`flow/design.v`:
```
module mult16_top (
  input         clk,
  input  [15:0] a,
  input  [15:0] b,
  output [31:0] p
);
  reg  [15:0] a_r, b_r;
  reg  [31:0] p_r;
  wire [31:0] o;
  multiplier_16bit u_mul (.a(a_r), .b(b_r), .o(o));
  always @(posedge clk) begin
    a_r <= a;
    b_r <= b;
    p_r <= o;
  end
  assign p = p_r;
endmodule

module ha(input a, b, output sum, cout);
  assign {cout, sum} = a + b;
endmodule
module fa(input a, b, cin, output sum, cout);
  assign {cout, sum} = a + b + cin;
endmodule
module multiplier_16bit(input [15:0] a, b, output [31:0] o);
  wire [254:0] c;
  wire [209:0] s;
  assign o[0] = a[0] & b[0];
  ha ha1(.a(a[1]&b[0]), .b(a[0]&b[1]), .sum(o[1]), .cout(c[0]));
  ha ha2(.a(a[2]&b[0]), .b(a[1]&b[1]), .sum(s[0]), .cout(c[1]));
  ha ha3(.a(a[3]&b[0]), .b(a[2]&b[1]), .sum(s[1]), .cout(c[2]));
  ha ha4(.a(a[4]&b[0]), .b(a[3]&b[1]), .sum(s[2]), .cout(c[3]));
  ha ha5(.a(a[5]&b[0]), .b(a[4]&b[1]), .sum(s[3]), .cout(c[4]));
  ha ha6(.a(a[6]&b[0]), .b(a[5]&b[1]), .sum(s[4]), .cout(c[5]));
  ha ha7(.a(a[7]&b[0]), .b(a[6]&b[1]), .sum(s[5]), .cout(c[6]));
  ha ha8(.a(a[8]&b[0]), .b(a[7]&b[1]), .sum(s[6]), .cout(c[7]));
  ha ha9(.a(a[9]&b[0]), .b(a[8]&b[1]), .sum(s[7]), .cout(c[8]));
  ha ha10(.a(a[10]&b[0]), .b(a[9]&b[1]), .sum(s[8]), .cout(c[9]));
  ha ha11(.a(a[11]&b[0]), .b(a[10]&b[1]), .sum(s[9]), .cout(c[10]));
  ha ha12(.a(a[12]&b[0]), .b(a[11]&b[1]), .sum(s[10]), .cout(c[11]));
  ha ha13(.a(a[13]&b[0]), .b(a[12]&b[1]), .sum(s[11]), .cout(c[12]));
  ha ha14(.a(a[14]&b[0]), .b(a[13]&b[1]), .sum(s[12]), .cout(c[13]));
  ha ha15(.a(a[15]&b[0]), .b(a[14]&b[1]), .sum(s[13]), .cout(c[14]));
  fa fa1(.a(a[0]&b[2]), .b(s[0]), .cin(c[0]), .sum(o[2]), .cout(c[15]));
  fa fa2(.a(a[1]&b[2]), .b(s[1]), .cin(c[1]), .sum(s[14]), .cout(c[16]));
  fa fa3(.a(a[2]&b[2]), .b(s[2]), .cin(c[2]), .sum(s[15]), .cout(c[17]));
  fa fa4(.a(a[3]&b[2]), .b(s[3]), .cin(c[3]), .sum(s[16]), .cout(c[18]));
  fa fa5(.a(a[4]&b[2]), .b(s[4]), .cin(c[4]), .sum(s[17]), .cout(c[19]));
  fa fa6(.a(a[5]&b[2]), .b(s[5]), .cin(c[5]), .sum(s[18]), .cout(c[20]));
  fa fa7(.a(a[6]&b[2]), .b(s[6]), .cin(c[6]), .sum(s[19]), .cout(c[21]));
  fa fa8(.a(a[7]&b[2]), .b(s[7]), .cin(c[7]), .sum(s[20]), .cout(c[22]));
  fa fa9(.a(a[8]&b[2]), .b(s[8]), .cin(c[8]), .sum(s[21]), .cout(c[23]));
  fa fa10(.a(a[9]&b[2]), .b(s[9]), .cin(c[9]), .sum(s[22]), .cout(c[24]));
  fa fa11(.a(a[10]&b[2]), .b(s[10]), .cin(c[10]), .sum(s[23]), .cout(c[25]));
  fa fa12(.a(a[11]&b[2]), .b(s[11]), .cin(c[11]), .sum(s[24]), .cout(c[26]));
  fa fa13(.a(a[12]&b[2]), .b(s[12]), .cin(c[12]), .sum(s[25]), .cout(c[27]));
  fa fa14(.a(a[13]&b[2]), .b(s[13]), .cin(c[13]), .sum(s[26]), .cout(c[28]));
  fa fa15(.a(a[14]&b[2]), .b(a[15]&b[1]), .cin(c[14]), .sum(s[27]), .cout(c[29]));
  fa fa16(.a(a[0]&b[3]), .b(s[14]), .cin(c[15]), .sum(o[3]), .cout(c[30]));
  fa fa17(.a(a[1]&b[3]), .b(s[15]), .cin(c[16]), .sum(s[28]), .cout(c[31]));
  fa fa18(.a(a[2]&b[3]), .b(s[16]), .cin(c[17]), .sum(s[29]), .cout(c[32]));
  fa fa19(.a(a[3]&b[3]), .b(s[17]), .cin(c[18]), .sum(s[30]), .cout(c[33]));
  fa fa20(.a(a[4]&b[3]), .b(s[18]), .cin(c[19]), .sum(s[31]), .cout(c[34]));
  fa fa21(.a(a[5]&b[3]), .b(s[19]), .cin(c[20]), .sum(s[32]), .cout(c[35]));
  fa fa22(.a(a[6]&b[3]), .b(s[20]), .cin(c[21]), .sum(s[33]), .cout(c[36]));
  fa fa23(.a(a[7]&b[3]), .b(s[21]), .cin(c[22]), .sum(s[34]), .cout(c[37]));
  fa fa24(.a(a[8]&b[3]), .b(s[22]), .cin(c[23]), .sum(s[35]), .cout(c[38]));
  fa fa25(.a(a[9]&b[3]), .b(s[23]), .cin(c[24]), .sum(s[36]), .cout(c[39]));
  fa fa26(.a(a[10]&b[3]), .b(s[24]), .cin(c[25]), .sum(s[37]), .cout(c[40]));
  fa fa27(.a(a[11]&b[3]), .b(s[25]), .cin(c[26]), .sum(s[38]), .cout(c[41]));
  fa fa28(.a(a[12]&b[3]), .b(s[26]), .cin(c[27]), .sum(s[39]), .cout(c[42]));
  fa fa29(.a(a[13]&b[3]), .b(s[27]), .cin(c[28]), .sum(s[40]), .cout(c[43]));
  fa fa30(.a(a[14]&b[3]), .b(a[15]&b[2]), .cin(c[29]), .sum(s[41]), .cout(c[44]));
  fa fa31(.a(a[0]&b[4]), .b(s[28]), .cin(c[30]), .sum(o[4]), .cout(c[45]));
  fa fa32(.a(a[1]&b[4]), .b(s[29]), .cin(c[31]), .sum(s[42]), .cout(c[46]));
  fa fa33(.a(a[2]&b[4]), .b(s[30]), .cin(c[32]), .sum(s[43]), .cout(c[47]));
  fa fa34(.a(a[3]&b[4]), .b(s[31]), .cin(c[33]), .sum(s[44]), .cout(c[48]));
  fa fa35(.a(a[4]&b[4]), .b(s[32]), .cin(c[34]), .sum(s[45]), .cout(c[49]));
  fa fa36(.a(a[5]&b[4]), .b(s[33]), .cin(c[35]), .sum(s[46]), .cout(c[50]));
  fa fa37(.a(a[6]&b[4]), .b(s[34]), .cin(c[36]), .sum(s[47]), .cout(c[51]));
  fa fa38(.a(a[7]&b[4]), .b(s[35]), .cin(c[37]), .sum(s[48]), .cout(c[52]));
  fa fa39(.a(a[8]&b[4]), .b(s[36]), .cin(c[38]), .sum(s[49]), .cout(c[53]));
  fa fa40(.a(a[9]&b[4]), .b(s[37]), .cin(c[39]), .sum(s[50]), .cout(c[54]));
  fa fa41(.a(a[10]&b[4]), .b(s[38]), .cin(c[40]), .sum(s[51]), .cout(c[55]));
  fa fa42(.a(a[11]&b[4]), .b(s[39]), .cin(c[41]), .sum(s[52]), .cout(c[56]));
  fa fa43(.a(a[12]&b[4]), .b(s[40]), .cin(c[42]), .sum(s[53]), .cout(c[57]));
  fa fa44(.a(a[13]&b[4]), .b(s[41]), .cin(c[43]), .sum(s[54]), .cout(c[58]));
  fa fa45(.a(a[14]&b[4]), .b(a[15]&b[3]), .cin(c[44]), .sum(s[55]), .cout(c[59]));
  fa fa46(.a(a[0]&b[5]), .b(s[42]), .cin(c[45]), .sum(o[5]), .cout(c[60]));
  fa fa47(.a(a[1]&b[5]), .b(s[43]), .cin(c[46]), .sum(s[56]), .cout(c[61]));
  fa fa48(.a(a[2]&b[5]), .b(s[44]), .cin(c[47]), .sum(s[57]), .cout(c[62]));
  fa fa49(.a(a[3]&b[5]), .b(s[45]), .cin(c[48]), .sum(s[58]), .cout(c[63]));
  fa fa50(.a(a[4]&b[5]), .b(s[46]), .cin(c[49]), .sum(s[59]), .cout(c[64]));
  fa fa51(.a(a[5]&b[5]), .b(s[47]), .cin(c[50]), .sum(s[60]), .cout(c[65]));
  fa fa52(.a(a[6]&b[5]), .b(s[48]), .cin(c[51]), .sum(s[61]), .cout(c[66]));
  fa fa53(.a(a[7]&b[5]), .b(s[49]), .cin(c[52]), .sum(s[62]), .cout(c[67]));
  fa fa54(.a(a[8]&b[5]), .b(s[50]), .cin(c[53]), .sum(s[63]), .cout(c[68]));
  fa fa55(.a(a[9]&b[5]), .b(s[51]), .cin(c[54]), .sum(s[64]), .cout(c[69]));
  fa fa56(.a(a[10]&b[5]), .b(s[52]), .cin(c[55]), .sum(s[65]), .cout(c[70]));
  fa fa57(.a(a[11]&b[5]), .b(s[53]), .cin(c[56]), .sum(s[66]), .cout(c[71]));
  fa fa58(.a(a[12]&b[5]), .b(s[54]), .cin(c[57]), .sum(s[67]), .cout(c[72]));
  fa fa59(.a(a[13]&b[5]), .b(s[55]), .cin(c[58]), .sum(s[68]), .cout(c[73]));
  fa fa60(.a(a[14]&b[5]), .b(a[15]&b[4]), .cin(c[59]), .sum(s[69]), .cout(c[74]));
  fa fa61(.a(a[0]&b[6]), .b(s[56]), .cin(c[60]), .sum(o[6]), .cout(c[75]));
  fa fa62(.a(a[1]&b[6]), .b(s[57]), .cin(c[61]), .sum(s[70]), .cout(c[76]));
  fa fa63(.a(a[2]&b[6]), .b(s[58]), .cin(c[62]), .sum(s[71]), .cout(c[77]));
  fa fa64(.a(a[3]&b[6]), .b(s[59]), .cin(c[63]), .sum(s[72]), .cout(c[78]));
  fa fa65(.a(a[4]&b[6]), .b(s[60]), .cin(c[64]), .sum(s[73]), .cout(c[79]));
  fa fa66(.a(a[5]&b[6]), .b(s[61]), .cin(c[65]), .sum(s[74]), .cout(c[80]));
  fa fa67(.a(a[6]&b[6]), .b(s[62]), .cin(c[66]), .sum(s[75]), .cout(c[81]));
  fa fa68(.a(a[7]&b[6]), .b(s[63]), .cin(c[67]), .sum(s[76]), .cout(c[82]));
  fa fa69(.a(a[8]&b[6]), .b(s[64]), .cin(c[68]), .sum(s[77]), .cout(c[83]));
  fa fa70(.a(a[9]&b[6]), .b(s[65]), .cin(c[69]), .sum(s[78]), .cout(c[84]));
  fa fa71(.a(a[10]&b[6]), .b(s[66]), .cin(c[70]), .sum(s[79]), .cout(c[85]));
  fa fa72(.a(a[11]&b[6]), .b(s[67]), .cin(c[71]), .sum(s[80]), .cout(c[86]));
  fa fa73(.a(a[12]&b[6]), .b(s[68]), .cin(c[72]), .sum(s[81]), .cout(c[87]));
  fa fa74(.a(a[13]&b[6]), .b(s[69]), .cin(c[73]), .sum(s[82]), .cout(c[88]));
  fa fa75(.a(a[14]&b[6]), .b(a[15]&b[5]), .cin(c[74]), .sum(s[83]), .cout(c[89]));
  fa fa76(.a(a[0]&b[7]), .b(s[70]), .cin(c[75]), .sum(o[7]), .cout(c[90]));
  fa fa77(.a(a[1]&b[7]), .b(s[71]), .cin(c[76]), .sum(s[84]), .cout(c[91]));
  fa fa78(.a(a[2]&b[7]), .b(s[72]), .cin(c[77]), .sum(s[85]), .cout(c[92]));
  fa fa79(.a(a[3]&b[7]), .b(s[73]), .cin(c[78]), .sum(s[86]), .cout(c[93]));
  fa fa80(.a(a[4]&b[7]), .b(s[74]), .cin(c[79]), .sum(s[87]), .cout(c[94]));
  fa fa81(.a(a[5]&b[7]), .b(s[75]), .cin(c[80]), .sum(s[88]), .cout(c[95]));
  fa fa82(.a(a[6]&b[7]), .b(s[76]), .cin(c[81]), .sum(s[89]), .cout(c[96]));
  fa fa83(.a(a[7]&b[7]), .b(s[77]), .cin(c[82]), .sum(s[90]), .cout(c[97]));
  fa fa84(.a(a[8]&b[7]), .b(s[78]), .cin(c[83]), .sum(s[91]), .cout(c[98]));
  fa fa85(.a(a[9]&b[7]), .b(s[79]), .cin(c[84]), .sum(s[92]), .cout(c[99]));
  fa fa86(.a(a[10]&b[7]), .b(s[80]), .cin(c[85]), .sum(s[93]), .cout(c[100]));
  fa fa87(.a(a[11]&b[7]), .b(s[81]), .cin(c[86]), .sum(s[94]), .cout(c[101]));
  fa fa88(.a(a[12]&b[7]), .b(s[82]), .cin(c[87]), .sum(s[95]), .cout(c[102]));
  fa fa89(.a(a[13]&b[7]), .b(s[83]), .cin(c[88]), .sum(s[96]), .cout(c[103]));
  fa fa90(.a(a[14]&b[7]), .b(a[15]&b[6]), .cin(c[89]), .sum(s[97]), .cout(c[104]));
  fa fa91(.a(a[0]&b[8]), .b(s[84]), .cin(c[90]), .sum(o[8]), .cout(c[105]));
  fa fa92(.a(a[1]&b[8]), .b(s[85]), .cin(c[91]), .sum(s[98]), .cout(c[106]));
  fa fa93(.a(a[2]&b[8]), .b(s[86]), .cin(c[92]), .sum(s[99]), .cout(c[107]));
  fa fa94(.a(a[3]&b[8]), .b(s[87]), .cin(c[93]), .sum(s[100]), .cout(c[108]));
  fa fa95(.a(a[4]&b[8]), .b(s[88]), .cin(c[94]), .sum(s[101]), .cout(c[109]));
  fa fa96(.a(a[5]&b[8]), .b(s[89]), .cin(c[95]), .sum(s[102]), .cout(c[110]));
  fa fa97(.a(a[6]&b[8]), .b(s[90]), .cin(c[96]), .sum(s[103]), .cout(c[111]));
  fa fa98(.a(a[7]&b[8]), .b(s[91]), .cin(c[97]), .sum(s[104]), .cout(c[112]));
  fa fa99(.a(a[8]&b[8]), .b(s[92]), .cin(c[98]), .sum(s[105]), .cout(c[113]));
  fa fa100(.a(a[9]&b[8]), .b(s[93]), .cin(c[99]), .sum(s[106]), .cout(c[114]));
  fa fa101(.a(a[10]&b[8]), .b(s[94]), .cin(c[100]), .sum(s[107]), .cout(c[115]));
  fa fa102(.a(a[11]&b[8]), .b(s[95]), .cin(c[101]), .sum(s[108]), .cout(c[116]));
  fa fa103(.a(a[12]&b[8]), .b(s[96]), .cin(c[102]), .sum(s[109]), .cout(c[117]));
  fa fa104(.a(a[13]&b[8]), .b(s[97]), .cin(c[103]), .sum(s[110]), .cout(c[118]));
  fa fa105(.a(a[14]&b[8]), .b(a[15]&b[7]), .cin(c[104]), .sum(s[111]), .cout(c[119]));
  fa fa106(.a(a[0]&b[9]), .b(s[98]), .cin(c[105]), .sum(o[9]), .cout(c[120]));
  fa fa107(.a(a[1]&b[9]), .b(s[99]), .cin(c[106]), .sum(s[112]), .cout(c[121]));
  fa fa108(.a(a[2]&b[9]), .b(s[100]), .cin(c[107]), .sum(s[113]), .cout(c[122]));
  fa fa109(.a(a[3]&b[9]), .b(s[101]), .cin(c[108]), .sum(s[114]), .cout(c[123]));
  fa fa110(.a(a[4]&b[9]), .b(s[102]), .cin(c[109]), .sum(s[115]), .cout(c[124]));
  fa fa111(.a(a[5]&b[9]), .b(s[103]), .cin(c[110]), .sum(s[116]), .cout(c[125]));
  fa fa112(.a(a[6]&b[9]), .b(s[104]), .cin(c[111]), .sum(s[117]), .cout(c[126]));
  fa fa113(.a(a[7]&b[9]), .b(s[105]), .cin(c[112]), .sum(s[118]), .cout(c[127]));
  fa fa114(.a(a[8]&b[9]), .b(s[106]), .cin(c[113]), .sum(s[119]), .cout(c[128]));
  fa fa115(.a(a[9]&b[9]), .b(s[107]), .cin(c[114]), .sum(s[120]), .cout(c[129]));
  fa fa116(.a(a[10]&b[9]), .b(s[108]), .cin(c[115]), .sum(s[121]), .cout(c[130]));
  fa fa117(.a(a[11]&b[9]), .b(s[109]), .cin(c[116]), .sum(s[122]), .cout(c[131]));
  fa fa118(.a(a[12]&b[9]), .b(s[110]), .cin(c[117]), .sum(s[123]), .cout(c[132]));
  fa fa119(.a(a[13]&b[9]), .b(s[111]), .cin(c[118]), .sum(s[124]), .cout(c[133]));
  fa fa120(.a(a[14]&b[9]), .b(a[15]&b[8]), .cin(c[119]), .sum(s[125]), .cout(c[134]));
  fa fa121(.a(a[0]&b[10]), .b(s[112]), .cin(c[120]), .sum(o[10]), .cout(c[135]));
  fa fa122(.a(a[1]&b[10]), .b(s[113]), .cin(c[121]), .sum(s[126]), .cout(c[136]));
  fa fa123(.a(a[2]&b[10]), .b(s[114]), .cin(c[122]), .sum(s[127]), .cout(c[137]));
  fa fa124(.a(a[3]&b[10]), .b(s[115]), .cin(c[123]), .sum(s[128]), .cout(c[138]));
  fa fa125(.a(a[4]&b[10]), .b(s[116]), .cin(c[124]), .sum(s[129]), .cout(c[139]));
  fa fa126(.a(a[5]&b[10]), .b(s[117]), .cin(c[125]), .sum(s[130]), .cout(c[140]));
  fa fa127(.a(a[6]&b[10]), .b(s[118]), .cin(c[126]), .sum(s[131]), .cout(c[141]));
  fa fa128(.a(a[7]&b[10]), .b(s[119]), .cin(c[127]), .sum(s[132]), .cout(c[142]));
  fa fa129(.a(a[8]&b[10]), .b(s[120]), .cin(c[128]), .sum(s[133]), .cout(c[143]));
  fa fa130(.a(a[9]&b[10]), .b(s[121]), .cin(c[129]), .sum(s[134]), .cout(c[144]));
  fa fa131(.a(a[10]&b[10]), .b(s[122]), .cin(c[130]), .sum(s[135]), .cout(c[145]));
  fa fa132(.a(a[11]&b[10]), .b(s[123]), .cin(c[131]), .sum(s[136]), .cout(c[146]));
  fa fa133(.a(a[12]&b[10]), .b(s[124]), .cin(c[132]), .sum(s[137]), .cout(c[147]));
  fa fa134(.a(a[13]&b[10]), .b(s[125]), .cin(c[133]), .sum(s[138]), .cout(c[148]));
  fa fa135(.a(a[14]&b[10]), .b(a[15]&b[9]), .cin(c[134]), .sum(s[139]), .cout(c[149]));
  fa fa136(.a(a[0]&b[11]), .b(s[126]), .cin(c[135]), .sum(o[11]), .cout(c[150]));
  fa fa137(.a(a[1]&b[11]), .b(s[127]), .cin(c[136]), .sum(s[140]), .cout(c[151]));
  fa fa138(.a(a[2]&b[11]), .b(s[128]), .cin(c[137]), .sum(s[141]), .cout(c[152]));
  fa fa139(.a(a[3]&b[11]), .b(s[129]), .cin(c[138]), .sum(s[142]), .cout(c[153]));
  fa fa140(.a(a[4]&b[11]), .b(s[130]), .cin(c[139]), .sum(s[143]), .cout(c[154]));
  fa fa141(.a(a[5]&b[11]), .b(s[131]), .cin(c[140]), .sum(s[144]), .cout(c[155]));
  fa fa142(.a(a[6]&b[11]), .b(s[132]), .cin(c[141]), .sum(s[145]), .cout(c[156]));
  fa fa143(.a(a[7]&b[11]), .b(s[133]), .cin(c[142]), .sum(s[146]), .cout(c[157]));
  fa fa144(.a(a[8]&b[11]), .b(s[134]), .cin(c[143]), .sum(s[147]), .cout(c[158]));
  fa fa145(.a(a[9]&b[11]), .b(s[135]), .cin(c[144]), .sum(s[148]), .cout(c[159]));
  fa fa146(.a(a[10]&b[11]), .b(s[136]), .cin(c[145]), .sum(s[149]), .cout(c[160]));
  fa fa147(.a(a[11]&b[11]), .b(s[137]), .cin(c[146]), .sum(s[150]), .cout(c[161]));
  fa fa148(.a(a[12]&b[11]), .b(s[138]), .cin(c[147]), .sum(s[151]), .cout(c[162]));
  fa fa149(.a(a[13]&b[11]), .b(s[139]), .cin(c[148]), .sum(s[152]), .cout(c[163]));
  fa fa150(.a(a[14]&b[11]), .b(a[15]&b[10]), .cin(c[149]), .sum(s[153]), .cout(c[164]));
  fa fa151(.a(a[0]&b[12]), .b(s[140]), .cin(c[150]), .sum(o[12]), .cout(c[165]));
  fa fa152(.a(a[1]&b[12]), .b(s[141]), .cin(c[151]), .sum(s[154]), .cout(c[166]));
  fa fa153(.a(a[2]&b[12]), .b(s[142]), .cin(c[152]), .sum(s[155]), .cout(c[167]));
  fa fa154(.a(a[3]&b[12]), .b(s[143]), .cin(c[153]), .sum(s[156]), .cout(c[168]));
  fa fa155(.a(a[4]&b[12]), .b(s[144]), .cin(c[154]), .sum(s[157]), .cout(c[169]));
  fa fa156(.a(a[5]&b[12]), .b(s[145]), .cin(c[155]), .sum(s[158]), .cout(c[170]));
  fa fa157(.a(a[6]&b[12]), .b(s[146]), .cin(c[156]), .sum(s[159]), .cout(c[171]));
  fa fa158(.a(a[7]&b[12]), .b(s[147]), .cin(c[157]), .sum(s[160]), .cout(c[172]));
  fa fa159(.a(a[8]&b[12]), .b(s[148]), .cin(c[158]), .sum(s[161]), .cout(c[173]));
  fa fa160(.a(a[9]&b[12]), .b(s[149]), .cin(c[159]), .sum(s[162]), .cout(c[174]));
  fa fa161(.a(a[10]&b[12]), .b(s[150]), .cin(c[160]), .sum(s[163]), .cout(c[175]));
  fa fa162(.a(a[11]&b[12]), .b(s[151]), .cin(c[161]), .sum(s[164]), .cout(c[176]));
  fa fa163(.a(a[12]&b[12]), .b(s[152]), .cin(c[162]), .sum(s[165]), .cout(c[177]));
  fa fa164(.a(a[13]&b[12]), .b(s[153]), .cin(c[163]), .sum(s[166]), .cout(c[178]));
  fa fa165(.a(a[14]&b[12]), .b(a[15]&b[11]), .cin(c[164]), .sum(s[167]), .cout(c[179]));
  fa fa166(.a(a[0]&b[13]), .b(s[154]), .cin(c[165]), .sum(o[13]), .cout(c[180]));
  fa fa167(.a(a[1]&b[13]), .b(s[155]), .cin(c[166]), .sum(s[168]), .cout(c[181]));
  fa fa168(.a(a[2]&b[13]), .b(s[156]), .cin(c[167]), .sum(s[169]), .cout(c[182]));
  fa fa169(.a(a[3]&b[13]), .b(s[157]), .cin(c[168]), .sum(s[170]), .cout(c[183]));
  fa fa170(.a(a[4]&b[13]), .b(s[158]), .cin(c[169]), .sum(s[171]), .cout(c[184]));
  fa fa171(.a(a[5]&b[13]), .b(s[159]), .cin(c[170]), .sum(s[172]), .cout(c[185]));
  fa fa172(.a(a[6]&b[13]), .b(s[160]), .cin(c[171]), .sum(s[173]), .cout(c[186]));
  fa fa173(.a(a[7]&b[13]), .b(s[161]), .cin(c[172]), .sum(s[174]), .cout(c[187]));
  fa fa174(.a(a[8]&b[13]), .b(s[162]), .cin(c[173]), .sum(s[175]), .cout(c[188]));
  fa fa175(.a(a[9]&b[13]), .b(s[163]), .cin(c[174]), .sum(s[176]), .cout(c[189]));
  fa fa176(.a(a[10]&b[13]), .b(s[164]), .cin(c[175]), .sum(s[177]), .cout(c[190]));
  fa fa177(.a(a[11]&b[13]), .b(s[165]), .cin(c[176]), .sum(s[178]), .cout(c[191]));
  fa fa178(.a(a[12]&b[13]), .b(s[166]), .cin(c[177]), .sum(s[179]), .cout(c[192]));
  fa fa179(.a(a[13]&b[13]), .b(s[167]), .cin(c[178]), .sum(s[180]), .cout(c[193]));
  fa fa180(.a(a[14]&b[13]), .b(a[15]&b[12]), .cin(c[179]), .sum(s[181]), .cout(c[194]));
  fa fa181(.a(a[0]&b[14]), .b(s[168]), .cin(c[180]), .sum(o[14]), .cout(c[195]));
  fa fa182(.a(a[1]&b[14]), .b(s[169]), .cin(c[181]), .sum(s[182]), .cout(c[196]));
  fa fa183(.a(a[2]&b[14]), .b(s[170]), .cin(c[182]), .sum(s[183]), .cout(c[197]));
  fa fa184(.a(a[3]&b[14]), .b(s[171]), .cin(c[183]), .sum(s[184]), .cout(c[198]));
  fa fa185(.a(a[4]&b[14]), .b(s[172]), .cin(c[184]), .sum(s[185]), .cout(c[199]));
  fa fa186(.a(a[5]&b[14]), .b(s[173]), .cin(c[185]), .sum(s[186]), .cout(c[200]));
  fa fa187(.a(a[6]&b[14]), .b(s[174]), .cin(c[186]), .sum(s[187]), .cout(c[201]));
  fa fa188(.a(a[7]&b[14]), .b(s[175]), .cin(c[187]), .sum(s[188]), .cout(c[202]));
  fa fa189(.a(a[8]&b[14]), .b(s[176]), .cin(c[188]), .sum(s[189]), .cout(c[203]));
  fa fa190(.a(a[9]&b[14]), .b(s[177]), .cin(c[189]), .sum(s[190]), .cout(c[204]));
  fa fa191(.a(a[10]&b[14]), .b(s[178]), .cin(c[190]), .sum(s[191]), .cout(c[205]));
  fa fa192(.a(a[11]&b[14]), .b(s[179]), .cin(c[191]), .sum(s[192]), .cout(c[206]));
  fa fa193(.a(a[12]&b[14]), .b(s[180]), .cin(c[192]), .sum(s[193]), .cout(c[207]));
  fa fa194(.a(a[13]&b[14]), .b(s[181]), .cin(c[193]), .sum(s[194]), .cout(c[208]));
  fa fa195(.a(a[14]&b[14]), .b(a[15]&b[13]), .cin(c[194]), .sum(s[195]), .cout(c[209]));
  fa fa196(.a(a[0]&b[15]), .b(s[182]), .cin(c[195]), .sum(o[15]), .cout(c[210]));
  fa fa197(.a(a[1]&b[15]), .b(s[183]), .cin(c[196]), .sum(s[196]), .cout(c[211]));
  fa fa198(.a(a[2]&b[15]), .b(s[184]), .cin(c[197]), .sum(s[197]), .cout(c[212]));
  fa fa199(.a(a[3]&b[15]), .b(s[185]), .cin(c[198]), .sum(s[198]), .cout(c[213]));
  fa fa200(.a(a[4]&b[15]), .b(s[186]), .cin(c[199]), .sum(s[199]), .cout(c[214]));
  fa fa201(.a(a[5]&b[15]), .b(s[187]), .cin(c[200]), .sum(s[200]), .cout(c[215]));
  fa fa202(.a(a[6]&b[15]), .b(s[188]), .cin(c[201]), .sum(s[201]), .cout(c[216]));
  fa fa203(.a(a[7]&b[15]), .b(s[189]), .cin(c[202]), .sum(s[202]), .cout(c[217]));
  fa fa204(.a(a[8]&b[15]), .b(s[190]), .cin(c[203]), .sum(s[203]), .cout(c[218]));
  fa fa205(.a(a[9]&b[15]), .b(s[191]), .cin(c[204]), .sum(s[204]), .cout(c[219]));
  fa fa206(.a(a[10]&b[15]), .b(s[192]), .cin(c[205]), .sum(s[205]), .cout(c[220]));
  fa fa207(.a(a[11]&b[15]), .b(s[193]), .cin(c[206]), .sum(s[206]), .cout(c[221]));
  fa fa208(.a(a[12]&b[15]), .b(s[194]), .cin(c[207]), .sum(s[207]), .cout(c[222]));
  fa fa209(.a(a[13]&b[15]), .b(s[195]), .cin(c[208]), .sum(s[208]), .cout(c[223]));
  fa fa210(.a(a[14]&b[15]), .b(a[15]&b[14]), .cin(c[209]), .sum(s[209]), .cout(c[224]));
  ha ha16(.a(c[210]), .b(s[196]), .sum(o[16]), .cout(c[225]));
  fa fa211(.a(c[211]), .b(s[197]), .cin(c[225]), .sum(o[17]), .cout(c[226]));
  fa fa212(.a(c[212]), .b(s[198]), .cin(c[226]), .sum(o[18]), .cout(c[227]));
  fa fa213(.a(c[213]), .b(s[199]), .cin(c[227]), .sum(o[19]), .cout(c[228]));
  fa fa214(.a(c[214]), .b(s[200]), .cin(c[228]), .sum(o[20]), .cout(c[229]));
  fa fa215(.a(c[215]), .b(s[201]), .cin(c[229]), .sum(o[21]), .cout(c[230]));
  fa fa216(.a(c[216]), .b(s[202]), .cin(c[230]), .sum(o[22]), .cout(c[231]));
  fa fa217(.a(c[217]), .b(s[203]), .cin(c[231]), .sum(o[23]), .cout(c[232]));
  fa fa218(.a(c[218]), .b(s[204]), .cin(c[232]), .sum(o[24]), .cout(c[233]));
  fa fa219(.a(c[219]), .b(s[205]), .cin(c[233]), .sum(o[25]), .cout(c[234]));
  fa fa220(.a(c[220]), .b(s[206]), .cin(c[234]), .sum(o[26]), .cout(c[235]));
  fa fa221(.a(c[221]), .b(s[207]), .cin(c[235]), .sum(o[27]), .cout(c[236]));
  fa fa222(.a(c[222]), .b(s[208]), .cin(c[236]), .sum(o[28]), .cout(c[237]));
  fa fa223(.a(c[223]), .b(s[209]), .cin(c[237]), .sum(o[29]), .cout(c[238]));
  fa fa224(.a(c[224]), .b(a[15]&b[15]), .cin(c[238]), .sum(o[30]), .cout(o[31]));
endmodule
```
`flow/run.sh`:
```
#!/bin/bash
# the make line also repeats each setting of config.mk as NAME=value (left out here)
make -C /OpenROAD-flow-scripts/flow DESIGN_CONFIG=/design/flow/config.mk WORK_HOME=/design/flow/orfs CLKGATE_MAP_FILE= finish
```
`flow/constraint.sdc`:
```
create_clock -name core_clock -period 7.91 [get_ports {clk}]
set_input_delay 1.5820 -clock core_clock [delete_from_list [all_inputs] [get_ports {clk}]]
set_output_delay 1.5820 -clock core_clock [all_outputs]
set_load 0.01 [all_outputs]
```
`flow/config.mk`:
```
export PLATFORM = sky130hd
export DESIGN_NAME = mult16_top
export DESIGN_NICKNAME = mult16_top
export VERILOG_FILES = /design/flow/design.v
export SDC_FILE = /design/flow/constraint.sdc
export NUM_CORES = 4
export LEC_CHECK = 0
export ABC_AREA = 1
export CAP_MARGIN = 40
export CELL_PAD_IN_SITES_DETAIL_PLACEMENT = 0
export CELL_PAD_IN_SITES_GLOBAL_PLACEMENT = 2
export CORE_ASPECT_RATIO = 1.44
export CORE_MARGIN = 3
export CORE_UTILIZATION = 59
export GPL_ROUTABILITY_DRIVEN = 1
export GPL_TIMING_DRIVEN = 0
export HOLD_SLACK_MARGIN = 0.13
export MAX_ROUTING_LAYER = met5
export PLACE_DENSITY = 0.8
export SLEW_MARGIN = 5
```
==> results of run 1 <==
==> flow_summary_export.csv, run 1 <==
group,metric,value,unit
synth,synthCells,733,
status,error,"[ERROR GPL-0301] Utilization 103.245 % exceeds 100%.",
floorplanning,die_w,103,um
floorplanning,fp_util,61.1,%
synth,synth.most_common_cell,"nand2_1",
synth,top_logic_kind,"adder cells",
floorplanning,die_h,146,um
synth,ys_warn_count,1,
floorplanning,core,13100,um2
synth,synthArstFlopShare,0,%
floorplanning,num_rows,50,
synth,yosys_area,8020,um2
synth,top_cells_by_count,"nand2_1, fa_1, inv_1",
status,status,"aborted with a tool error",
synth,simple_gate_area_share,12.0,%
synth,ys_sh_xor,0,%
synth,synth.net_count,1006,
floorplanning,die_area,15100,um2
synth,synth_area_leader_cell,"fa_1",
synth,yosys.area_share.aoi,0,%
synth,postSynthAreaPerCell,10.9,um2
synth,topCellsByArea,"fa_1, dfxtp_1, nand2_1",
synth,ys_types,10,
synth,top_area_share,55.9,%
floorplanning,io_pins,65,
status,haltStage,"3_3_place_gp",
synth,synth_stat.cells,733,
synth,flop_cell,"dfxtp_1",
synth,ys_ff,64,
synth,ys_seq_share,16.0,%
synth,mux_area_share,0,%
synth,edf_count,0,
synth,synth_area,8020,um2
synth,ys_sh_adder,58.4,%
==> inputs of run 2 (changes only) <==
CAP_MARGIN = 20   (was 40)
CELL_PAD_IN_SITES_DETAIL_PLACEMENT = not set   (was 0)
CELL_PAD_IN_SITES_GLOBAL_PLACEMENT = not set   (was 2)
CORE_ASPECT_RATIO = not set   (was 1.44)
CORE_MARGIN = 2   (was 3)
CORE_UTILIZATION = 72   (was 59)
CTS_CLUSTER_DIAMETER = 96   (was not set)
CTS_CLUSTER_SIZE = 72   (was not set)
GPL_ROUTABILITY_DRIVEN = not set   (was 1)
GPL_TIMING_DRIVEN = not set   (was 0)
HOLD_SLACK_MARGIN = not set   (was 0.13)
MAX_ROUTING_LAYER = not set   (was met5)
PLACE_DENSITY = not set   (was 0.8)
PLACE_DENSITY_LB_ADDON = 0.06   (was not set)
SLEW_MARGIN = 20   (was 5)
clock period = 10.6 ns   (was 7.91 ns; I/O delays follow)
==> run 2 against run 1 <==
Die area fell by 20%. Area after synthesis did not move. Synthesized cell count unchanged. The layout now fails its checks (negative setup slack).
==> flow_summary_export.csv, run 2 <==
group,metric,value,unit
synth,synth_stat.cells,733,
synth,top_area_share,55.9,%
synth,mux_area_share,0,%
synth,synthCells,733,
critical_path,slowest_delay,0.55,ns
critical_path,r2r_slack,-1.89,ns
sta,setup_ws,-1.89,ns
flow_run,maxCapViolations,0,
grt,overflow,0,
cts,ctsHtreeMaxLevel,3,
synth,ys_types,10,
cts,cts_sinks,64,
synth,synth.net_count,1006,
synth,ys_sh_adder,58.4,%
grt,first_global_vias,5606,
synth,synth_area_leader_cell,"fa_1",
place,pre_cts_slack,-2.11,ns
grt,antenna_found_initial,0,
floorplanning,num_rows,38,
critical_path,path_buffers,5,
cts,holdBufCountCts,0,
floorplanning,core,10800,um2
critical_path,crit_cells,36,
synth,yosys.area_share.aoi,0,%
grt,grt_pass1_wl,23700,um
floorplanning,die_area,12000,um2
synth,topCellsByArea,"fa_1, dfxtp_1, nand2_1",
flow_run,warnings,29,
drt,vias,4905,
sta,max-slew-margin-rel,57.5,%
critical_path,path_delay_family,"adder cells",
sta,fin_crit_sh,118,%
status,status,"complete, but fails checks",
status,so_faults,"negative setup slack",
critical_path,reg2reg_from,"b_r[0]",
floorplanning,io_pins,65,
critical_path,timing.rr.end,"p_r[30]",
cts,cts-root-buf,"clkbuf_8",
critical_path,cp.arrival,12.74,ns
synth,yosys_area,8020,um2
sta,grt_setup_unrepaired,"yes",
floorplanning,die_h,110,um
critical_path,worstSetupEndpoint,"p_r[30]",
synth,ys_sh_xor,0,%
drt,drc,0,
grt,track_usage,26.2,%
synth,synthArstFlopShare,0,%
grt,grt_max_degree,17,
worst_hold_path,hold_path_end,"p_r[0]",
sta,hold_viol_final,0,
layout,fin_nets,1059,
cts,cts_buffer_depth,2,
synth,synth_area,8020,um2
sta,tns,-9.20,ns
drt,avgViaCountPerCell,5.27,
worst_hold_path,holdPathStages,3,
critical_path,worstSetupPathType,"reg -> reg",
critical_path,cp_slowest_cell,"fa_2",
synth,simple_gate_area_share,12.0,%
critical_path,r2r_cells,36,
synth,ys_warn_count,1,
place,dpl.hpwl,10800,um
sta,slew_violations,0,
worst_hold_path,worstHoldStart,"b_r[0]",
worst_hold_path,hp-class,"reg -> reg",
critical_path,crit_required,10.86,ns
synth,edf_count,0,
place,portBuffers,64,
drt,routed_wl,13600,um
cts,post-cts-setup-buffer-count,0,
place,gp_congestion,0.766,
critical_path,crit_start,"b_r[0]",
synth,top_logic_kind,"adder cells",
synth,ys_seq_share,16.0,%
critical_path,start_kind,"register",
sta,tightest_slew,0.636,ns
synth,ys_ff,64,
drt,ant_nets,0,
layout,syn2layout_area_growth,10.8,%
drt,post_drt_wl_per_cell,14.6,um
critical_path,critPathMostFrequentCell,"fa_2",
drt,drt_iter0_markers,242,
sta,period_needed,12.49,ns
sta,fin_skew,0.0103,ns
floorplanning,die_w,110,um
synth,postSynthAreaPerCell,10.9,um2
cts,clkSlewWorstSetupHoldPaths,0.07,ns
sta,timing.fmax,80.1,MHz
critical_path,cp_max_fo,5,
cts,cts_tree,"yes",
cts,clk_latency,0.37,ns
synth,top_cells_by_count,"nand2_1, fa_1, inv_1",
sta,setup_viol,8,
critical_path,critPathCaptureType,"register",
floorplanning,fp_util,74.0,%
synth,flop_cell,"dfxtp_1",
cts,cts_buffers,9,
drt,n_antenna_cell,0,
drt,drtPass1Iterations,4,
synth,synth.most_common_cell,"nand2_1",
==> run 2: repair_timing <==
| action | in CTS | in global routing |
|---|---|---|
| pin swaps | 8 | 5 |
| resized | 35 | 22 |
| setup endpoints to repair | 9 | 8 |
| gates cloned | 0 | 0 |
==> run 2: routing by layer <==
metal	track usage (%)	up-vias	part of all wire (%)
li1	-	2160	-
met1	28.2	2615	35
met2	50.2	95	59
met3	5.51	35	3.4
met4	9.86	0	3.0
met5	0	-	0
==> run 2: layout make-up <==
class	count	area, um2
sequential	64	1290
inverter	109	409
fill	616	1950
clock buffer	14	183
multi-input combinational	496	5830
tap	140	175
clock inverter	2	35.0
timing repair buffer	106	960
==> run 2: per-stage QoR <==
step / utilization (%) / cells / hold slack (ns) / area [um2]
2_1_floorplan: - / 733 / 0.521 / 8090
3_5_place_dp: 78.8 / 915 / 0.720 / 8540
4_1_cts: 81.5 / 931 / 0.643 / 8840
3_3_place_gp: 78.8 / 915 / 0.677 / 8540
6_report: 82.0 / 931 / 0.656 / 8890
5_1_grt: 82.0 / 931 / 0.676 / 8890
==> inputs of run 3 (changes only) <==
CORE_UTILIZATION = 40   (was 72)
CTS_CLUSTER_DIAMETER = 328   (was 96)
CTS_CLUSTER_SIZE = 98   (was 72)
PLACE_DENSITY = 0.74   (was not set)
PLACE_DENSITY_LB_ADDON = not set   (was 0.06)
clock period = 15.0 ns   (was 10.6 ns; I/O delays follow)
==> run 3 against run 2 <==
Now clean on timing, DRC and antenna. Non-clock buffer count down 42. First-iteration DRC count down 11%. Cell count up 8.8%. Critical endpoint unchanged. Largest cell class unchanged. Die area up 77%. Clock skew down 0.0040 ns. Setup slack better by 2.7 ns. Count of clock-buffer cells in the layout down 2.
==> flow_summary_export.csv, run 3 <==
group,metric,value,unit
critical_path,r2r_cells,36,
synth,postSynthAreaPerCell,10.9,um2
critical_path,path_delay_family,"adder cells",
worst_hold_path,hp-class,"reg -> reg",
cts,cts_sinks,64,
cts,post-cts-setup-buffer-count,0,
floorplanning,io_pins,65,
drt,vias,4630,
synth,synth.net_count,1006,
grt,antenna_found_initial,0,
synth,flop_cell,"dfxtp_1",
synth,synth_area_leader_cell,"fa_1",
drt,n_antenna_cell,0,
critical_path,worstSetupEndpoint,"p_r[30]",
critical_path,critPathCaptureType,"register",
drt,routed_wl,12700,um
place,gp_congestion,0.778,
floorplanning,die_h,146,um
synth,synthArstFlopShare,0,%
worst_hold_path,worstHoldStart,"a_r[0]",
synth,simple_gate_area_share,12.0,%
drt,avgViaCountPerCell,4.57,
layout,fin_nets,1017,
layout,syn2layout_area_growth,7.63,%
worst_hold_path,hold_path_end,"p_r[0]",
sta,max-slew-margin-rel,55.2,%
critical_path,crit_required,15.22,ns
layout,fin_cells,1013,
cts,holdBufCountCts,0,
critical_path,slowest_delay,0.68,ns
cts,cts-root-buf,"clkbuf_16",
critical_path,critPathMostFrequentCell,"fa_1",
flow_run,warnings,26,
sta,hold_viol_final,0,
synth,ys_seq_share,16.0,%
grt,grt_max_degree,17,
critical_path,reg2reg_from,"b_r[0]",
grt,first_global_vias,5145,
sta,timing.fmax,70.6,MHz
synth,yosys.area_share.aoi,0,%
cts,clkSlewWorstSetupHoldPaths,0.05,ns
place,dpl.hpwl,10700,um
sta,grt_setup_unrepaired,"no",
critical_path,crit_start,"b_r[0]",
critical_path,cp_slowest_cell,"dfxtp_1",
critical_path,crit_cells,36,
synth,ys_warn_count,1,
status,status,"finished clean",
cts,clk_latency,0.34,ns
sta,tns,0,ns
place,placed_cells,998,
layout,postLayoutCoreUtil,44.1,%
synth,ys_sh_adder,58.4,%
synth,synth.most_common_cell,"nand2_1",
flow_run,maxCapViolations,0,
cts,ctsResizeCount,0,
critical_path,cp.arrival,14.39,ns
critical_path,timing.rr.end,"p_r[30]",
floorplanning,core,19600,um2
floorplanning,fp_util,41.0,%
sta,period_needed,14.17,ns
cts,cts_buffer_depth,2,
synth,topCellsByArea,"fa_1, dfxtp_1, nand2_1",
sta,tightest_slew,0.671,ns
sta,slew_violations,0,
synth,synthCells,733,
grt,grt_pass1_wl,23600,um
floorplanning,num_rows,51,
sta,setup_viol,0,
critical_path,worstSetupPathType,"reg -> reg",
synth,top_logic_kind,"adder cells",
cts,ctsHtreeMaxLevel,3,
synth,synth_stat.cells,733,
drt,ant_nets,0,
grt,track_usage,13.7,%
grt,overflow,0,
drt,drt_iter0_markers,216,
critical_path,start_kind,"register",
cts,cts_buffers,9,
critical_path,cp_max_fo,16,
drt,drtPass1Iterations,4,
drt,post_drt_wl_per_cell,12.5,um
sta,timing.hold.ws,0.714,ns
critical_path,path_buffers,5,
drt,drc,0,
place,portBuffers,64,
sta,fin_crit_sh,94.5,%
critical_path,r2r_slack,0.83,ns
synth,edf_count,0,
synth,synth_area,8020,um2
synth,mux_area_share,0,%
floorplanning,die_w,146,um
worst_hold_path,holdPathStages,2,
synth,top_cells_by_count,"nand2_1, fa_1, inv_1",
synth,ys_types,10,
floorplanning,die_area,21200,um2
synth,top_area_share,55.9,%
sta,fin_skew,0.00629,ns
cts,cts_tree,"yes",
synth,ys_sh_xor,0,%
synth,yosys_area,8020,um2
synth,ys_ff,64,
==> run 3: cell type report <==
cell class | count | area [um2]
clock buffer | 12 | 256
clock inverter | 3 | 65.1
fill | 1850 | 11000
inverter | 109 | 409
multi-input combinational | 496 | 5650
sequential | 64 | 1280
tap | 265 | 332
timing repair buffer | 64 | 641
==> run 3: per-stage QoR <==
step / cell area [um2] / setup slack (ns)
after floorplan: 8020 / 1.43
after global placement: 8310 / 1.11
after detailed placement: 8310 / 0.746
after CTS: 8630 / 0.735
after global routing: 8630 / 0.223
final: 8630 / 0.830
==> run 3: per-layer routing <==
| metal | up-vias | GRT usage, % | part of all wire [%] |
|---|---|---|---|
| met5 | - | 0 | 0 |
| met4 | 0 | 4.31 | 1.6 |
| met3 | 15 | 2.82 | 3.7 |
| met2 | 77 | 24.3 | 54 |
| met1 | 2470 | 16.9 | 40 |
| li1 | 2068 | - | - |
==> inputs of run 4 (changes only) <==
ABC_AREA = not set   (was 1)
CORE_UTILIZATION = 70   (was 40)
CTS_CLUSTER_DIAMETER = not set   (was 328)
CTS_CLUSTER_SIZE = not set   (was 98)
PLACE_DENSITY = not set   (was 0.74)
PLACE_DENSITY_LB_ADDON = 0.28   (was not set)
SETUP_SLACK_MARGIN = 1.11   (was not set)
clock period = 3.75 ns   (was 15.0 ns; I/O delays follow)
==> run 4 against run 3 <==
The layout now fails its checks (negative setup slack). Global-route usage up 16 points. Design area up 5.6%. Utilization up 40 points. Via count up 7.8%. Count of clock-buffer cells in the layout up 1. Area after synthesis down 3.9%. Setup slack worse by 9.7 ns. Synthesized cell count down 8.0%. First-iteration DRC count up 20%. Worst hold slack worse by 0.18 ns. Critical endpoint unchanged. Largest cell class unchanged.
==> flow_summary_export.csv, run 4 <==
group,metric,value,unit
synth,synth_area,7710,um2
synth,synth_area_leader_cell,"fa_1",
synth,yosys_area,7710,um2
status,so_faults,"negative setup slack",
critical_path,reg2reg_from,"b_r[0]",
critical_path,crit_start,"b_r[0]",
cts,cts_buffer_depth,2,
floorplanning,io_pins,65,
worst_hold_path,worstHoldStart,"a_r[0]",
sta,setup_ws,-8.92,ns
status,status,"complete, but fails checks",
drt,drc,0,
flow_run,maxCapViolations,0,
layout,mi_logic_area,6130,um2
critical_path,r2r_cells,35,
synth,flop_cell,"dfxtp_1",
critical_path,cp_slowest_cell,"fa_2",
drt,routed_wl,15600,um
sta,fin_skew,0.00872,ns
cts,cts_buffers,9,
synth,synth.most_common_cell,"fa_1",
place,portBuffers,64,
cts,clkSlewWorstSetupHoldPaths,0.07,ns
worst_hold_path,hold_path_end,"p_r[0]",
synth,edf_count,0,
sta,max-slew-margin-rel,63.4,%
synth,top_logic_kind,"adder cells",
synth,simple_gate_area_share,13.9,%
floorplanning,num_rows,38,
critical_path,crit_cells,35,
sta,tightest_slew,0.548,ns
drt,drt_iter0_markers,259,
layout,seqCellArea,1290,um2
cts,ctsHtreeMaxLevel,3,
critical_path,worstSetupEndpoint,"p_r[30]",
critical_path,worstSetupPathType,"reg -> reg",
synth,synth_stat.cells,674,
critical_path,slowest_delay,0.55,ns
synth,ys_sh_adder,60.8,%
grt,grt_max_degree,17,
synth,topCellsByArea,"fa_1, dfxtp_1, nand2_1",
synth,ys_ff,64,
drt,avgViaCountPerCell,5.54,
sta,period_needed,12.67,ns
floorplanning,core,10800,um2
worst_hold_path,hp-class,"reg -> reg",
grt,track_usage,29.5,%
sta,hold_viol_final,0,
sta,timing.fmax,78.9,MHz
synth,top_area_share,58.2,%
critical_path,critPathMostFrequentCell,"fa_2",
drt,drtPass1Iterations,6,
floorplanning,fp_util,71.4,%
synth,ys_seq_share,16.6,%
synth,synth.net_count,947,
cts,cts-root-buf,"clkbuf_8",
critical_path,r2r_slack,-8.92,ns
synth,ys_sh_xor,0,%
sta,grt_setup_unrepaired,"yes",
worst_hold_path,holdPathStages,1,
synth,postSynthAreaPerCell,11.4,um2
layout,postLayoutCoreUtil,84.5,%
floorplanning,die_area,11900,um2
synth,ys_warn_count,1,
synth,synthArstFlopShare,0,%
synth,ys_types,10,
drt,ant_nets,0,
layout,fin_nets,1029,
grt,grt_pass1_wl,25700,um
place,gp_congestion,0.789,
critical_path,critPathCaptureType,"register",
layout,nFillCells,500,
drt,vias,4993,
sta,setup_viol,26,
floorplanning,die_h,109,um
grt,first_global_vias,5791,
drt,n_antenna_cell,0,
critical_path,path_buffers,4,
cts,cts_sinks,64,
critical_path,cp_max_fo,4,
synth,top_cells_by_count,"fa_1, nand2_1, inv_1",
sta,slew_violations,0,
synth,yosys.area_share.aoi,0,%
synth,synthCells,674,
critical_path,cp.arrival,12.92,ns
cts,clk_latency,0.38,ns
critical_path,path_delay_family,"adder cells",
synth,mux_area_share,0,%
grt,overflow,0,
critical_path,crit_required,4.01,ns
place,pre_cts_slack,-8.96,ns
critical_path,start_kind,"register",
layout,syn2layout_area_growth,18.3,%
place,dpl.hpwl,11200,um
flow_run,warnings,29,
drt,post_drt_wl_per_cell,17.4,um
cts,cts_tree,"yes",
critical_path,timing.rr.end,"p_r[30]",
sta,fin_crit_sh,338,%
grt,antenna_found_initial,0,
floorplanning,die_w,109,um
## run 4: final cells by class
type,instances,share of cell area [%]
well taps,140,1.92
clock buffers,13,1.74
repair buffers,114,11.5
flip-flops and latches,64,14.2
inverters,71,2.92
clock inverters,3,0.439
multi-input cells,496,67.2
## run 4: stage by stage
step / instance area, um2 / cells / setup TNS [ns] / hold slack (ns)
finish: 9120 / 901 / -131.06 / 0.535
global route: 9120 / 901 / -135.20 / 0.544
CTS: 9020 / 901 / -127.40 / 0.529
detailed placement: 8590 / 883 / -129.95 / 0.506
global placement: 8590 / 883 / -126.65 / 0.509
floorplan: 7790 / 674 / -123.92 / 0.521
## run 4: metal layers
| metal | vias to the layer above | part of all wire, % | track usage [%] |
|---|---|---|---|
| li1 | 2099 | - | - |
| met1 | 2649 | 33 | 32.2 |
| met2 | 182 | 58 | 53.7 |
| met3 | 63 | 4.6 | 5.92 |
| met4 | 0 | 4.4 | 15.8 |
| met5 | - | 0 | 0 |
## run 4: timing repair
item                       CTS  global route
setup endpoints to repair   28            28
pin swaps                   10             8
gates resized               64            33
buffers inserted             2             0
hold buffers                 0             0
==> inputs of run 5 (changes only) <==
CORE_UTILIZATION = 9   (was 70)
PLACE_DENSITY_LB_ADDON = not set   (was 0.28)
SETUP_SLACK_MARGIN = not set   (was 1.11)
clock period = 21.7 ns   (was 3.75 ns; I/O delays follow)
==> run 5 against run 4 <==
The run now finishes clean. Global-route usage shrank 25 points. Clock skew is 0.0038 ns lower. Non-clock buffer count fell by 50. Sequential share of layout area shrank 1.0 points. Area after synthesis did not move. Largest cell class unchanged. Fmax down 10%. Via count fell by 11%. Critical path type unchanged. Synthesized cell count unchanged. Count of clock-buffer cells in the layout down 2. Setup slack gained 16 ns.
==> flow_summary_export.csv, run 5 <==
group,metric,value,unit
synth,ys_seq_share,16.6,%
place,dpl.hpwl,14800,um
grt,overflow,0,
floorplanning,die_w,297,um
grt,first_global_vias,4674,
layout,postLayoutCoreUtil,11.4,%
synth,simple_gate_area_share,13.9,%
critical_path,path_buffers,4,
worst_hold_path,hold_path_end,"p_r[0]",
cts,cts_buffer_depth,2,
synth,postSynthAreaPerCell,11.4,um2
sta,setup_viol,0,
floorplanning,fp_util,9.06,%
synth,topCellsByArea,"fa_1, dfxtp_1, nand2_1",
grt,antenna_found_initial,4,
critical_path,crit_required,21.94,ns
grt,use_met3,1.32,%
cts,clk_latency,0.36,ns
flow_run,warnings,26,
critical_path,worstSetupEndpoint,"p_r[30]",
critical_path,start_kind,"register",
sta,setup_ws,7.56,ns
synth,synth.net_count,947,
cts,cts_buffers,9,
cts,cts_sinks,64,
drt,drtPass1Iterations,4,
floorplanning,num_rows,107,
sta,timing.fmax,70.7,MHz
grt,top_usage_layer,"met2",
critical_path,cp.arrival,14.38,ns
critical_path,worstSetupPathType,"reg -> reg",
status,status,"finished clean",
synth,top_cells_by_count,"fa_1, nand2_1, inv_1",
sta,max-slew-margin-rel,55.5,%
synth,ys_sh_xor,0,%
sta,tightest_slew,0.666,ns
layout,final_area,9730,um2
floorplanning,die_area,88000,um2
critical_path,r2r_slack,7.56,ns
grt,use_met2,6.29,%
drt,vias,4436,
floorplanning,core,85000,um2
synth,ys_sh_adder,60.8,%
synth,synth_area_leader_cell,"fa_1",
synth,edf_count,0,
cts,post-cts-setup-buffer-count,0,
sta,fin_skew,0.00493,ns
sta,grt_setup_unrepaired,"no",
synth,synth.most_common_cell,"fa_1",
worst_hold_path,holdPathStages,1,
critical_path,critPathCaptureType,"register",
synth,ys_ff,64,
cts,cts-root-buf,"clkbuf_16",
critical_path,slowest_delay,0.74,ns
grt,grt_util_met1,6.06,%
place,gp_congestion,0.700,
synth,yosys.area_share.aoi,0,%
synth,top_area_share,58.2,%
critical_path,path_delay_family,"adder cells",
drt,routed_wl,17100,um
sta,period_needed,14.14,ns
drt,drc,0,
layout,syn2layout_area_growth,26.3,%
critical_path,reg2reg_from,"a_r[13]",
synth,ys_warn_count,1,
synth,flop_cell,"dfxtp_1",
sta,hold_viol_final,0,
critical_path,crit_cells,35,
critical_path,critPathMostFrequentCell,"fa_1",
cts,clkSlewWorstSetupHoldPaths,0.06,ns
cts,ctsResizeCount,0,
sta,fin_crit_sh,65.2,%
drt,post_drt_wl_per_cell,9.24,um
synth,synthCells,674,
grt,grt_max_degree,17,
cts,holdBufCountCts,0,
cts,ctsHtreeMaxLevel,3,
critical_path,cp_slowest_cell,"dfxtp_1",
grt,track_usage,4.29,%
sta,slew_violations,0,
sta,tns,0,ns
drt,ant_nets,0,
synth,synthArstFlopShare,0,%
floorplanning,die_h,297,um
place,place_area,9370,um2
place,portBuffers,64,
critical_path,r2r_cells,35,
synth,synth_area,7710,um2
synth,top_logic_kind,"adder cells",
place,pre_cts_slack,7.49,ns
synth,synth_stat.cells,674,
grt,grt_pass1_wl,27800,um
worst_hold_path,worstHoldStart,"b_r[0]",
cts,cts_tree,"yes",
worst_hold_path,hp-class,"reg -> reg",
synth,mux_area_share,0,%
drt,avgViaCountPerCell,2.39,
floorplanning,io_pins,65,
synth,yosys_area,7710,um2
critical_path,timing.rr.end,"p_r[30]",
synth,ys_types,10,
layout,fin_nets,979,
drt,drt_iter0_markers,126,
critical_path,cp_max_fo,17,
critical_path,crit_start,"a_r[13]",
flow_run,maxCapViolations,0,
run 5: layout make-up:
cell class | instances | area [um2]
diodes | 1 | 2.50
clock buffers | 11 | 253
multi-input cells | 496 | 5750
flip-flops and latches | 64 | 1280
fillers | 9728 | 75300
inverters | 71 | 267
well taps | 1144 | 1430
clock inverters | 5 | 103
repair buffers | 64 | 641
run 5: layer usage:
| metal | vias to the layer above | wire [um] |
|---|---|---|
| met2 | 66 | 7690 |
| met5 | - | 8 |
| li1 | 1997 | - |
| met1 | 2357 | 8390 |
| met3 | 14 | 878 |
| met4 | 2 | 177 |
run 5: stage by stage:
step | hold slack [ns] | cells
floorplan | 0.521 | 674
global placement | 0.713 | 1839
detailed placement | 0.734 | 1839
CTS | 0.745 | 1855
global route | 0.775 | 1855
finish | 0.733 | 1856
==> inputs of run 6 (changes only) <==
ABC_AREA = 1   (was not set)
CORE_UTILIZATION = 72   (was 9)
clock period = 3.25 ns   (was 21.7 ns; I/O delays follow)
==> run 6 against run 5 <==
The layout now fails its checks (negative setup slack). Utilization rose by 73 points. Design area fell by 6.3%. Wire length fell by 18%. Fmax rose by 12%.
==> flow_summary_export.csv, run 6 <==
group,metric,value,unit
drt,drt_iter0_markers,146,
status,so_faults,"negative setup slack",
floorplanning,die_h,110,um
critical_path,cp_slowest_cell,"fa_2",
place,pre_cts_slack,-9.48,ns
synth,synthArstFlopShare,0,%
drt,n_antenna_cell,0,
cts,cts_tree,"yes",
critical_path,path_delay_family,"adder cells",
grt,track_usage,26.6,%
synth,synth_stat.cells,733,
critical_path,crit_required,3.51,ns
layout,nFillCells,605,
critical_path,r2r_cells,36,
critical_path,path_buffers,5,
cts,cts_buffers,9,
synth,ys_sh_xor,0,%
drt,avgViaCountPerCell,5.19,
synth,synth.most_common_cell,"nand2_1",
synth,ys_seq_share,16.0,%
synth,mux_area_share,0,%
synth,synthCells,733,
status,status,"complete, but fails checks",
critical_path,start_kind,"register",
synth,simple_gate_area_share,12.0,%
sta,hold_viol_final,0,
flow_run,maxCapViolations,0,
synth,flop_cell,"dfxtp_1",
floorplanning,num_rows,38,
synth,synth_area,8020,um2
drt,vias,4937,
cts,ctsHtreeMaxLevel,3,
synth,top_cells_by_count,"nand2_1, fa_1, inv_1",
synth,postSynthAreaPerCell,10.9,um2
floorplanning,die_w,110,um
sta,setup_viol,27,
sta,fin_skew,0.0129,ns
drt,wl_met1,4830,um
sta,tightest_slew,0.311,ns
critical_path,worstSetupEndpoint,"p_r[30]",
critical_path,cp_max_fo,4,
critical_path,crit_cells,36,
worst_hold_path,worstHoldStart,"a_r[0]",
layout,syn2layout_area_growth,13.6,%
critical_path,reg2reg_from,"b_r[0]",
critical_path,critPathMostFrequentCell,"fa_2",
sta,fin_crit_sh,388,%
synth,top_logic_kind,"adder cells",
synth,yosys_area,8020,um2
grt,grt_pass1_wl,23800,um
drt,ant_nets,0,
critical_path,critPathCaptureType,"register",
synth,edf_count,0,
synth,topCellsByArea,"fa_1, dfxtp_1, nand2_1",
drt,routed-wl-met3,470,um
synth,ys_types,10,
cts,holdBufCountCts,0,
floorplanning,die_area,12000,um2
sta,max-slew-margin-rel,79.2,%
grt,antenna_found_initial,0,
cts,cts-root-buf,"clkbuf_8",
drt,highest_layer,"met4",
cts,cts_sinks,64,
synth,ys_warn_count,1,
layout,fin_nets,1079,
cts,clk_latency,0.37,ns
floorplanning,io_pins,65,
sta,timing.fmax,79.3,MHz
cts,clkSlewWorstSetupHoldPaths,0.07,ns
critical_path,timing.rr.end,"p_r[30]",
critical_path,worstSetupPathType,"reg -> reg",
cts,cts_buffer_depth,2,
sta,timing.hold.ws,0.483,ns
synth,top_area_share,55.9,%
sta,slew_violations,0,
flow_run,warnings,31,
drt,post_drt_wl_per_cell,14.9,um
critical_path,r2r_slack,-9.36,ns
grt,grt_max_degree,15,
floorplanning,fp_util,74.0,%
place,gp_congestion,0.797,
drt,wl_met2,8420,um
floorplanning,core,10800,um2
worst_hold_path,hp-class,"reg -> reg",
critical_path,cp.arrival,12.87,ns
synth,ys_ff,64,
grt,overflow,0,
grt,first_global_vias,5601,
drt,routed_wl,14100,um
synth,synth.net_count,1006,
place,dpl.hpwl,11200,um
sta,setup_ws,-9.36,ns
synth,synth_area_leader_cell,"fa_1",
drt,drc,0,
synth,yosys.area_share.aoi,0,%
worst_hold_path,holdPathStages,2,
sta,grt_setup_unrepaired,"yes",
sta,period_needed,12.61,ns
critical_path,crit_start,"b_r[0]",
worst_hold_path,hold_path_end,"p_r[0]",
synth,ys_sh_adder,58.4,%
drt,drtPass1Iterations,4,
place,portBuffers,64,
critical_path,slowest_delay,0.56,ns
-- run 6: cell type report --
type                            count  area (um2)  area share, %
Multi-Input combinational cell    496        5920           65.0
Clock inverter                      3        15.0          0.165
Sequential cell                    64        1290           14.2
Clock buffer                       13         169           1.85
Timing Repair Buffer              126        1130           12.4
Tap cell                          140         175           1.92
Inverter                          109         412           4.52
-- run 6: per-stage QoR --
step                std cells  setup TNS, ns  util, %  cell area [um2]
finish                    951        -143.07     84.1             9110
global route              951        -147.62     84.1             9110
CTS                       951        -142.00     83.5             9050
detailed placement        932        -143.18     80.1             8690
global placement          932        -139.95     80.1             8690
floorplan                 733        -137.47        -             8110
-- run 6: layer usage --
metal	GRT usage [%]	vias up
met5	0	-
li1	-	2196
met4	12.4	0
met2	49.7	109
met3	4.51	29
met1	29.4	2603
-- run 6: timing repair --
item	CTS	global route
pin swaps	10	6
setup buffers	3	0
resized	64	30
endpoints found under the setup margin	26	27
